==> flow/design.v (excerpt) <==
module Bicubic (
    input CLK,
    input RST,
    input enable,
    input [7:0] input_data,
    output logic [13:0] iaddr,
    output logic ird,
    output logic we,
    output logic [13:0] waddr,
    output logic [7:0] output_data,
    input [6:0] V0,
    input [6:0] H0,
    input [4:0] SW,
    input [4:0] SH,
    input [5:0] TW,
    input [5:0] TH,
    output logic DONE
);
Size: ~9500 cells after synthesis.
Settings: LEC_CHECK=0, CAP_MARGIN=0, CORE_ASPECT_RATIO=1.59, CORE_MARGIN=2, CORE_UTILIZATION=65, CTS_CLUSTER_SIZE=56, GPL_TIMING_DRIVEN=1, SETUP_SLACK_MARGIN=5.0, SLEW_MARGIN=20, TNS_END_PERCENT=5; clock period 49.9 ns.
run.sh (not shown) runs the stock make flow with config.mk's settings and CLKGATE_MAP_FILE=.
The baseline ran to the end with violations: negative setup slack.
Edit:
ABC_AREA = 1   (was default)
CAP_MARGIN = 35   (was 0)
CORE_ASPECT_RATIO = 0.64   (was 1.59)
CORE_UTILIZATION = 72   (was 65)
MAX_ROUTING_LAYER = met4   (was default)
PLACE_DENSITY_LB_ADDON = 0.01   (was default)
SETUP_SLACK_MARGIN = -1.81   (was 5.0)
clock period = 37.6 ns   (was 49.9 ns; I/O delays follow)
Effect:
- The new run did not get past global routing (5_1_grt) with ODB-0269
- die area shrinks by a little under a tenth
- synthesized cell count grows by roughly a tenth
- area after synthesis grows slightly
Edit:
ABC_AREA = default   (was 1)
CAP_MARGIN = 20   (was 35)
CORE_ASPECT_RATIO = default   (was 0.64)
CTS_CLUSTER_DIAMETER = 248   (was default)
CTS_CLUSTER_SIZE = default   (was 56)
GPL_TIMING_DRIVEN = default   (was 1)
MAX_ROUTING_LAYER = default   (was met4)
PLACE_DENSITY = 0.66   (was default)
PLACE_DENSITY_LB_ADDON = default   (was 0.01)
SETUP_SLACK_MARGIN = default   (was -1.81)
TNS_END_PERCENT = default   (was 5)
clock period = 48.6 ns   (was 37.6 ns; I/O delays follow)
With this change the flow produced a layout that fails on negative setup slack.
Synthesized area goes down slightly.
Die area went down slightly.
Synthesized cell count is lower by roughly a tenth.
Edit:
CORE_UTILIZATION = 40   (was 72)
CTS_CLUSTER_DIAMETER = default   (was 248)
PLACE_DENSITY = default   (was 0.66)
clock period = 44.6 ns   (was 48.6 ns; I/O delays follow)
The changed run completed and failed the layout checks on negative setup slack.
Clock-buffer cell count is unchanged.
Non-clock buffer count fell by 2.
Wire length fell by 8.1%.
Core utilization fell by 38 points.
Flip-flop count is unchanged.
Die size rose by 79%.
Clock skew fell by 0.032 ns.
Setup slack degrades by 1.5 ns.
Design area rose by 1.8%.
Via count fell by 8.8%.

========
Setup of job 6691:
Bicubic again, from the RTL that the note above started with.
clock: 60.0 ns
lec_check: 0
cap_margin: 20
cell_pad_in_sites_detail_placement: 1
core_margin: 5
core_utilization: 40
cts_cluster_size: 40
gpl_routability_driven: 1
gpl_timing_driven: 1
hold_slack_margin: 0.16
min_routing_layer: met2
setup_slack_margin: 5.0
slew_margin: 20
diff inputs: job 6691 => job 1915
Settings: HOLD_SLACK_MARGIN: 0.16 -> unset; GPL_ROUTABILITY_DRIVEN: 1 -> unset; CTS_CLUSTER_SIZE: 40 -> unset; CORE_MARGIN: 5 -> 2; SETUP_SLACK_MARGIN: 5.0 -> unset; CORE_UTILIZATION: 40 -> 72; MIN_ROUTING_LAYER: met2 -> unset; ABC_AREA: unset -> 1; GPL_TIMING_DRIVEN: 1 -> unset; CELL_PAD_IN_SITES_DETAIL_PLACEMENT: 1 -> unset; the clock period (ns, I/O delays scaled along): 60.0 -> 86.9.
[summary]
- Job 1915 against job 6691: total detailed-routing wirelength lost about 24%; post-synthesis instance total went up; summed area of non-filler cells in the final layout decreased by about 9% relative to the old numbers; critical path depth moved up.
- Between job 6691 and job 1915, the setup slack is lower for job 6691.
Input-level comparison between job 8387 and job 1915:
Settings: CAP_MARGIN: 20 -> 0; CTS_CLUSTER_SIZE: unset -> 29; CTS_CLUSTER_DIAMETER: unset -> 45; SETUP_SLACK_MARGIN: unset -> 4.22; GPL_TIMING_DRIVEN: unset -> 1; CORE_ASPECT_RATIO: unset -> 0.58; CORE_UTILIZATION: 72 -> 68; TNS_END_PERCENT: unset -> 50; ABC_AREA: 1 -> unset; PLACE_DENSITY: unset -> 0.61; the clock period (ns, I/O delays scaled along): 86.9 -> 30.4.
==> comparison <==
Job 1915 completed end to end with timing, DRC and antenna clean. Complete run, failing final checks: job 8387, reason negative setup slack. Measured against each other, job 1915 and job 8387 differ in number of instances in the synthesized netlist, the lower figure coming from job 8387. Higher sequential share of layout area goes to job 1915 over job 8387. Relative to job 1915, detailed route wirelength on metal2 increased by about 9% in job 8387. Job 8387 -> job 1915: count of pins over their slew limit delta 0, exact match. The final number of setup-violating endpoints of job 8387 exceeds that of job 1915 by 20. On synthesis-to-layout area growth: between job 1915 and job 8387, it ends up lower for job 1915. Between job 1915 and job 8387, number of logic stages on the critical path including buffering decreased.
[inputs] job 9324 vs job 8387
Settings: a change of SETUP_SLACK_MARGIN from 4.22 to 5.0; an added HOLD_SLACK_MARGIN of 0.29; a change of CORE_UTILIZATION from 68 to 55; a change of GPL_TIMING_DRIVEN from 1 to 0; a change of CTS_CLUSTER_SIZE from 29 to 45; an added CELL_PAD_IN_SITES_DETAIL_PLACEMENT of 2; an added MAX_ROUTING_LAYER of met4; a change of CTS_CLUSTER_DIAMETER from 45 to 335; a deleted TNS_END_PERCENT that had been 50; a change of PLACE_DENSITY from 0.61 to 0.55; a change of the clock period (ns, I/O delays scaled along) from 30.4 to 78.2.
Notes after the runs:
- Every stage of job 8387 finished as expected; the final checks, on the other hand, flagged negative setup slack, which means the layout fails.
- Job 9324 did not finish: a tool error stopped it during detailed placement.
- As far as synthesized cell count goes, job 8387 and job 9324 are indistinguishable; the numbers are identical.
- Relative to job 8387, the number of rows in the core area measured on job 9324 has increased by more than 10%.
- Changes observed in job 9324 relative to job 8387: area of the die now larger; fraction of the core area occupied by cells at floorplan shows a reduction of 13 points.

========
== old ==
Starting RTL as in the previous note.
clock: 39.2 ns
lec_check: 0
cap_margin: 20
cell_pad_in_sites_detail_placement: 1
core_margin: 5
core_utilization: 40
cts_cluster_size: 40
gpl_routability_driven: 1
gpl_timing_driven: 1
hold_slack_margin: 0.16
min_routing_layer: met2
setup_slack_margin: 5.0
slew_margin: 30
In old the implementation completed, yet the final layout does not meet the checks, the culprit being setup timing.
The following lists how new was set up differently from old:
# old
export LEC_CHECK = 0
export CAP_MARGIN = 20
export CELL_PAD_IN_SITES_DETAIL_PLACEMENT = 1
export CORE_MARGIN = 5
export CORE_UTILIZATION = 40
export CTS_CLUSTER_SIZE = 40
export GPL_ROUTABILITY_DRIVEN = 1
export GPL_TIMING_DRIVEN = 1
export HOLD_SLACK_MARGIN = 0.16
export MIN_ROUTING_LAYER = met2
export SETUP_SLACK_MARGIN = 5.0
export SLEW_MARGIN = 30
create_clock -name core_clock -period 39.2 [get_ports {CLK}]
# new
export LEC_CHECK = 0
export ABC_AREA = 1
export CAP_MARGIN = 20
export CORE_MARGIN = 2
export CORE_UTILIZATION = 61
export PLACE_DENSITY_LB_ADDON = 0.01
export SLEW_MARGIN = 20
export TNS_END_PERCENT = 20
create_clock -name core_clock -period 32.1 [get_ports {CLK}]
### Flow results
What the final checks of new revealed, after a flow that finished every stage, was a layout that fails on setup timing. Endpoint arrival time on the critical path sits lower in new than in old. Per the comparison of new with old, mean instance size in the synthesized netlist decreased 10%, design area decreased about 2%, multi-input combinational cell area decreased about 2.6%. Looking at area overhead of the layout relative to synthesis, new sits 3.7 points below old. Y dimension of the die, old and new: larger value in old.

========
v53:
Starting RTL as in the previous note.
make LEC_CHECK=0 ABC_AREA=1 CAP_MARGIN=0 CORE_ASPECT_RATIO=0.58 CORE_MARGIN=2 CORE_UTILIZATION=68 CTS_CLUSTER_DIAMETER=323 CTS_CLUSTER_SIZE=72 GPL_TIMING_DRIVEN=1 PLACE_DENSITY_LB_ADDON=0.28 SETUP_SLACK_MARGIN=2.68 SLEW_MARGIN=20 TNS_END_PERCENT=65 finish   # period 30.4 ns
No final results exist for v53, since it was stopped by error GRT-0232 during global routing.
Input changes introduced in v9 (baseline for comparison: v53):
==> flow/config.mk <==
export PLATFORM = sky130hd
export DESIGN_NAME = Bicubic
export DESIGN_NICKNAME = Bicubic
export VERILOG_FILES = /design/flow/design.v
export SDC_FILE = /design/flow/constraint.sdc
export NUM_CORES = 4
export LEC_CHECK = 0
export ABC_AREA = 1
export CAP_MARGIN = 20
export CELL_PAD_IN_SITES_DETAIL_PLACEMENT = 2
export CELL_PAD_IN_SITES_GLOBAL_PLACEMENT = 1
export CORE_ASPECT_RATIO = 0.56
export CORE_MARGIN = 2
export CORE_UTILIZATION = 31
export PLACE_DENSITY_LB_ADDON = 0.26
export SLEW_MARGIN = 20
export TNS_END_PERCENT = 80
==> flow/constraint.sdc <==
create_clock -name core_clock -period 81.0 [get_ports {CLK}]
set_input_delay 16.2000 -clock core_clock [delete_from_list [all_inputs] [get_ports {CLK}]]
set_output_delay 16.2000 -clock core_clock [all_outputs]
set_load 0.01 [all_outputs]
## What came out
- v9 finished every step from synthesis to the final layout, and the layout passed the timing, design-rule and antenna checks.
- v53 never completed, since it errored out during global routing.
- Between v9 and v53, routability congestion estimate is higher for v53, v9 comes in under that.
- v53 → v9: detailed placement HPWL climbed about 20%, x dimension of the die went up 230 µm, number of rows created at floorplan went up, post-CTS setup repair buffer count saw a decrease, number of buffers created by CTS now sits higher.
- v9 -> v53: chip area line of the yosys report delta 0, exact match
- Comparing v9 and v53, the lower cell total after placement is on v53.
- Compared with v53, area enclosed by the die boundary in v9 increased by more than 100%.
- v9 vs. v53: effective utilization at floorplan went down by 38 points.
Here is what was changed in the inputs of v15 compared with v9.
==> flow/config.mk <==
export PLATFORM = sky130hd
export DESIGN_NAME = Bicubic
export DESIGN_NICKNAME = Bicubic
export VERILOG_FILES = /design/flow/design.v
export SDC_FILE = /design/flow/constraint.sdc
export NUM_CORES = 4
export LEC_CHECK = 0
export ABC_AREA = 1
export CAP_MARGIN = 20
export CORE_MARGIN = 2
export CORE_UTILIZATION = 69
export PLACE_DENSITY_LB_ADDON = 0.01
export SLEW_MARGIN = 20
==> flow/constraint.sdc <==
create_clock -name core_clock -period 38.2 [get_ports {CLK}]
set_input_delay 7.6400 -clock core_clock [delete_from_list [all_inputs] [get_ports {CLK}]]
set_output_delay 7.6400 -clock core_clock [all_outputs]
set_load 0.01 [all_outputs]
[summary]
Finished, but not clean: v15, with setup timing. Pin count of the biggest net entering global routing in v15 is about 30% below v9. The peak fanout along the critical path in v9 is 1.3 times that in v15. Going from v9 to v15, total of clock buffers placed in the layout moved up, wire length moved down, chip area in the Yosys report level, summed instance area of the synthesized netlist level. Compared with v9, v15 shows least setup slack across all paths after layout lower by 17.12 ns. Compared v15 vs v9, and design area is up in v15. Across both runs, detailed-routing wirelength on met1 was lower for v15 than for v9. v15 -> v9: clock-pin transition on the worst setup and hold timing paths flat.
Relative to v15, the following input files were edited for v47:
-- flow/config.mk --
<<< v15, line 8
export ABC_AREA = 1
export CAP_MARGIN = 20
export CORE_MARGIN = 2
export CORE_UTILIZATION = 69
export PLACE_DENSITY_LB_ADDON = 0.01
export SLEW_MARGIN = 20
>>> v47, line 8
export ABC_AREA = 1
export CAP_MARGIN = 10
export CORE_ASPECT_RATIO = 1.43
export CORE_MARGIN = 2
export CORE_UTILIZATION = 72
export CTS_CLUSTER_DIAMETER = 347
export CTS_CLUSTER_SIZE = 52
export MAX_ROUTING_LAYER = met4
export SETUP_SLACK_MARGIN = 3.74
export SLEW_MARGIN = 20
==> flow/constraint.sdc <==
create_clock -name core_clock -period 33.3 [get_ports {CLK}]
set_input_delay 6.6600 -clock core_clock [delete_from_list [all_inputs] [get_ports {CLK}]]
set_output_delay 6.6600 -clock core_clock [all_outputs]
set_load 0.01 [all_outputs]
Notes after the runs:
Across v15 and v47, no clean finish was achieved.
The layout from v15, despite a flow that completed every stage, fails the layout checks, with the failing checks listed as setup timing.
global routing: v47 exited with error
v47 against v15: placeable core region went down; pre-CTS worst setup slack went down; sum of net half-perimeters after detailed placement went up.
Cell resize tally after clock tree synthesis on v47 is up relative to v15.
Diff v15..v47 | number of buffers between clock root and the deepest sink | unchanged

========
Starting RTL as in the previous note.
==> flow/config.mk <==
export PLATFORM = sky130hd
export DESIGN_NAME = Bicubic
export DESIGN_NICKNAME = Bicubic
export VERILOG_FILES = /design/flow/design.v
export SDC_FILE = /design/flow/constraint.sdc
export NUM_CORES = 4
export LEC_CHECK = 0
export ABC_AREA = 1
export CAP_MARGIN = 20
export CELL_PAD_IN_SITES_DETAIL_PLACEMENT = 1
export CORE_MARGIN = 5
export CORE_UTILIZATION = 40
export CTS_CLUSTER_SIZE = 40
export GPL_ROUTABILITY_DRIVEN = 1
export GPL_TIMING_DRIVEN = 1
export HOLD_SLACK_MARGIN = 0.16
export MIN_ROUTING_LAYER = met2
export SETUP_SLACK_MARGIN = -2.0
export SLEW_MARGIN = 30
==> flow/constraint.sdc <==
create_clock -name core_clock -period 98.2 [get_ports {CLK}]
set_input_delay 19.6400 -clock core_clock [delete_from_list [all_inputs] [get_ports {CLK}]]
set_output_delay 19.6400 -clock core_clock [all_outputs]
set_load 0.01 [all_outputs]
The starting point completed with no timing, DRC or antenna violations.
Then changed:
- CELL_PAD_IN_SITES_DETAIL_PLACEMENT: 1 -> unset
- CORE_MARGIN: 5 -> 2
- CORE_UTILIZATION: 40 -> 69
- CTS_CLUSTER_DIAMETER: unset -> 221
- CTS_CLUSTER_SIZE: 40 -> unset
- GPL_ROUTABILITY_DRIVEN: 1 -> unset
- GPL_TIMING_DRIVEN: 1 -> unset
- HOLD_SLACK_MARGIN: 0.16 -> unset
- MAX_ROUTING_LAYER: unset -> met4
- MIN_ROUTING_LAYER: met2 -> unset
- PLACE_DENSITY_LB_ADDON: unset -> 0.01
- SETUP_SLACK_MARGIN: -2.0 -> 3.02
- SLEW_MARGIN: 30 -> 20
- TNS_END_PERCENT: unset -> 5
- clock period: 98.2 -> 36.3 ns (I/O delays scaled with it)
This time the run finished but failed the layout checks on negative setup slack.
Worst hold slack hardly moves.
Setup slack is worse by 34000 ps.
Critical path depth came out higher by 1.
Clock-buffer cell count came out lower by 3.
Synthesized cell count stays the same.
Final area came out higher by a little under a tenth.
Final cell count came out lower slightly.
Non-clock buffer count came out higher by 976.
Clock skew barely changes.
Then changed:
- ABC_AREA: 1 -> unset
- CAP_MARGIN: 20 -> 0
- CORE_ASPECT_RATIO: unset -> 0.58
- CORE_UTILIZATION: 69 -> 72
- CTS_CLUSTER_DIAMETER: 221 -> unset
- CTS_CLUSTER_SIZE: unset -> 29
- GPL_TIMING_DRIVEN: unset -> 1
- MAX_ROUTING_LAYER: met4 -> unset
- SETUP_SLACK_MARGIN: 3.02 -> 5.0
- TNS_END_PERCENT: 5 -> unset
- clock period: 36.3 -> 56.4 ns (I/O delays scaled with it)
Result:
- With this change the flow ran to the end with no violations
- routed wire length is higher by about 4.6%
- clock-buffer cell count goes down by 1
- synthesized area went down by about 1%
- via count drops by about 3.7%
Then changed:
- CORE_ASPECT_RATIO: 0.58 -> 1.59
- CTS_CLUSTER_SIZE: 29 -> 56
- MAX_ROUTING_LAYER: unset -> met4
- PLACE_DENSITY: unset -> 0.67
- PLACE_DENSITY_LB_ADDON: 0.01 -> unset
- clock period: 56.4 -> 49.9 ns (I/O delays scaled with it)
Result:
- With this change the flow died in global routing (5_1_grt), error ODB-0269
- area after synthesis does not change
- die area is about the same
- synthesized cell count stays the same
